Design reservation_station, start of the top module:
module reservation_station #(
    parameter int  RS_DEPTH   = 8
)(
    input  logic      clk_i,
    input  logic      rst_i,
    input  logic      recover_i,
    input  logic      disp_valid_i,
    output logic      disp_ready_o,
    input  logic [RS_ENTRY_W-1:0] disp_entry_i,    
    output logic      issue_valid_o,
    input  logic      issue_ready_i,
    output logic [RS_ENTRY_W-1:0] issue_entry_o,   
    input  logic       cdb_valid_i,
    input  logic [6:0] cdb_tag_i
);
Settings: LEC_CHECK=0, ABC_AREA=1, CAP_MARGIN=20, CELL_PAD_IN_SITES_DETAIL_PLACEMENT=0, CELL_PAD_IN_SITES_GLOBAL_PLACEMENT=1, CORE_MARGIN=3, CORE_UTILIZATION=40, CTS_CLUSTER_DIAMETER=381, GPL_TIMING_DRIVEN=0, HOLD_SLACK_MARGIN=0.09, SETUP_SLACK_MARGIN=0.88, SLEW_MARGIN=20; clock period 4.02 ns.
run.sh (not shown) runs the stock make flow with config.mk's settings and CLKGATE_MAP_FILE=.
Rerun with:
==> flow/config.mk (replaced) <==
export PLATFORM = sky130hd
export DESIGN_NAME = reservation_station
export DESIGN_NICKNAME = reservation_station
export VERILOG_FILES = /design/flow/design.v
export SDC_FILE = /design/flow/constraint.sdc
export NUM_CORES = 4
export LEC_CHECK = 0
export CAP_MARGIN = 20
export CORE_MARGIN = 4
export CORE_UTILIZATION = 35
export PLACE_DENSITY = 0.55
export SETUP_SLACK_MARGIN = 1.07
export SLEW_MARGIN = 20
==> flow/constraint.sdc (replaced) <==
create_clock -name core_clock -period 5.9 [get_ports {clk_i}]
set_input_delay 1.1800 -clock core_clock [delete_from_list [all_inputs] [get_ports {clk_i}]]
set_output_delay 1.1800 -clock core_clock [all_outputs]
set_load 0.01 [all_outputs]
The changed run ran to the end with no violations.
First-iteration DRC count came out higher by 29%.
Critical path depth came out lower by 6.
Wire length came out higher by about 9%.
Total power came out lower by about 34%.
Setup slack improved by 0.53 ns.
Core utilization came out lower by 8.5 points.
Hold slack improved by 0.016 ns.
Rerun with:
--- a/flow/config.mk
+++ b/flow/config.mk
@@ -9,4 +9,3 @@
-export CORE_MARGIN = 4
-export CORE_UTILIZATION = 35
-export PLACE_DENSITY = 0.55
-export SETUP_SLACK_MARGIN = 1.07
+export CORE_MARGIN = 2
+export CORE_UTILIZATION = 57
+export SETUP_SLACK_MARGIN = 1.79
==> flow/constraint.sdc (replaced) <==
create_clock -name core_clock -period 7.21 [get_ports {clk_i}]
set_input_delay 1.4420 -clock core_clock [delete_from_list [all_inputs] [get_ports {clk_i}]]
set_output_delay 1.4420 -clock core_clock [all_outputs]
set_load 0.01 [all_outputs]
Effect: Worst setup slack improves by 0.71 ns. Global-route usage climbs by 14 points. Combinational power drops by about a fifth. Wire length falls by a little under a tenth. Area after synthesis stays the same. Total power came out lower by about a fifth. Final cell count drops by roughly a tenth. Synthesized cell count is unchanged. Clock skew drops by 0.0093 ns.
Rerun with:
--- a/flow/config.mk
+++ b/flow/config.mk
@@ -10,2 +10,5 @@
-export CORE_UTILIZATION = 57
-export SETUP_SLACK_MARGIN = 1.79
+export CORE_UTILIZATION = 72
+export CTS_CLUSTER_DIAMETER = 393
+export CTS_CLUSTER_SIZE = 14
+export HOLD_SLACK_MARGIN = -0.04
+export SETUP_SLACK_MARGIN = 0.33
==> flow/constraint.sdc (replaced) <==
create_clock -name core_clock -period 3.3 [get_ports {clk_i}]
set_input_delay 0.6600 -clock core_clock [delete_from_list [all_inputs] [get_ports {clk_i}]]
set_output_delay 0.6600 -clock core_clock [all_outputs]
set_load 0.01 [all_outputs]
Outcome: Clock skew barely changes; via count climbs by 4.5%; wire length drops by 4.3%; setup slack is worse by 1.9 ns; total power came out higher by about 90%; synthesized cell count stays the same; utilization grows by 16 points; worst hold slack loses 0.30 ns; clock power went up by about 65%.

---

lane 1:
reservation_station again, from the RTL that the note above started with.
clock: 3.3 ns
lec_check: 0
cap_margin: 20
core_margin: 4
core_utilization: 72
cts_cluster_size: 14
setup_slack_margin: 0.33
slew_margin: 20
Lane 1: flow completed, timing, DRC and antenna clean
Setup changes, lane 1 to lane 2
- CORE_UTILIZATION now 35, was 72
- SETUP_SLACK_MARGIN no longer set, was 0.33
- CTS_CLUSTER_SIZE no longer set, was 14
- PLACE_DENSITY now 0.55, previously not set
- the clock period (ns, I/O delays scaled along) now 10.0, was 3.3
==> comparison <==
- [compare] base=lane 1 new=lane 2: non-filler instance count after layout moved up, met3 layer usage reported by global route lower, placed instance area increased about 0.47%, wire length per cell -about 0.8%, part of the cycle the worst path needs shrank by 35 points.
- Re net count entering floorplan: no difference whatsoever between lane 2 and lane 1.
- Lane 2 did not stop at any stage, and its layout met the timing, DRC and antenna checks.
- The higher worst hold-check slack came out of lane 2.
Edits applied to the flow inputs when going from lane 2 to lane 3:
- putting SETUP_SLACK_MARGIN at 0.48 where nothing was set
- putting CTS_CLUSTER_SIZE at 14 where nothing was set
- swapping 35 for 72 in CORE_UTILIZATION
- swapping 4 for 2 in CORE_MARGIN
- putting HOLD_SLACK_MARGIN at -0.09 where nothing was set
- clearing PLACE_DENSITY, which used to be 0.55
- swapping 10.0 for 3.28 in the clock period (ns, I/O delays scaled along)
--- outcome ---
Lane 3 closes out successfully: all stages finished, all timing, DRC and antenna checks passed.
Diff lane 2 -> lane 3 | total buffers and inverters traversed by the critical path | increase of 2
Cmp lane 2 and lane 3 / end-of-flow core utilization / higher: lane 3
The footprint of the multi-input gates number comes out lower for lane 2 vs lane 3.
Lane 3 vs lane 2: overall chip area down by more than half
The lower count of clock-buffer cells in the layout of lane 2 and lane 3 is in lane 3.
Vias per cell grows by more than 10% when moving from lane 2 to lane 3.
Going from lane 2 to lane 3, tally of filler cells in the layout dropped about 70%, number of cells in Yosys stat barely changed, power drawn by the clock network climbed about 170%, clock latency reported for the late side of the worst-skew pair dropped 0.07 ns, cell area reported after detailed placement barely changed.
Power figures rest on the tool's default switching activity, not on a simulated workload.
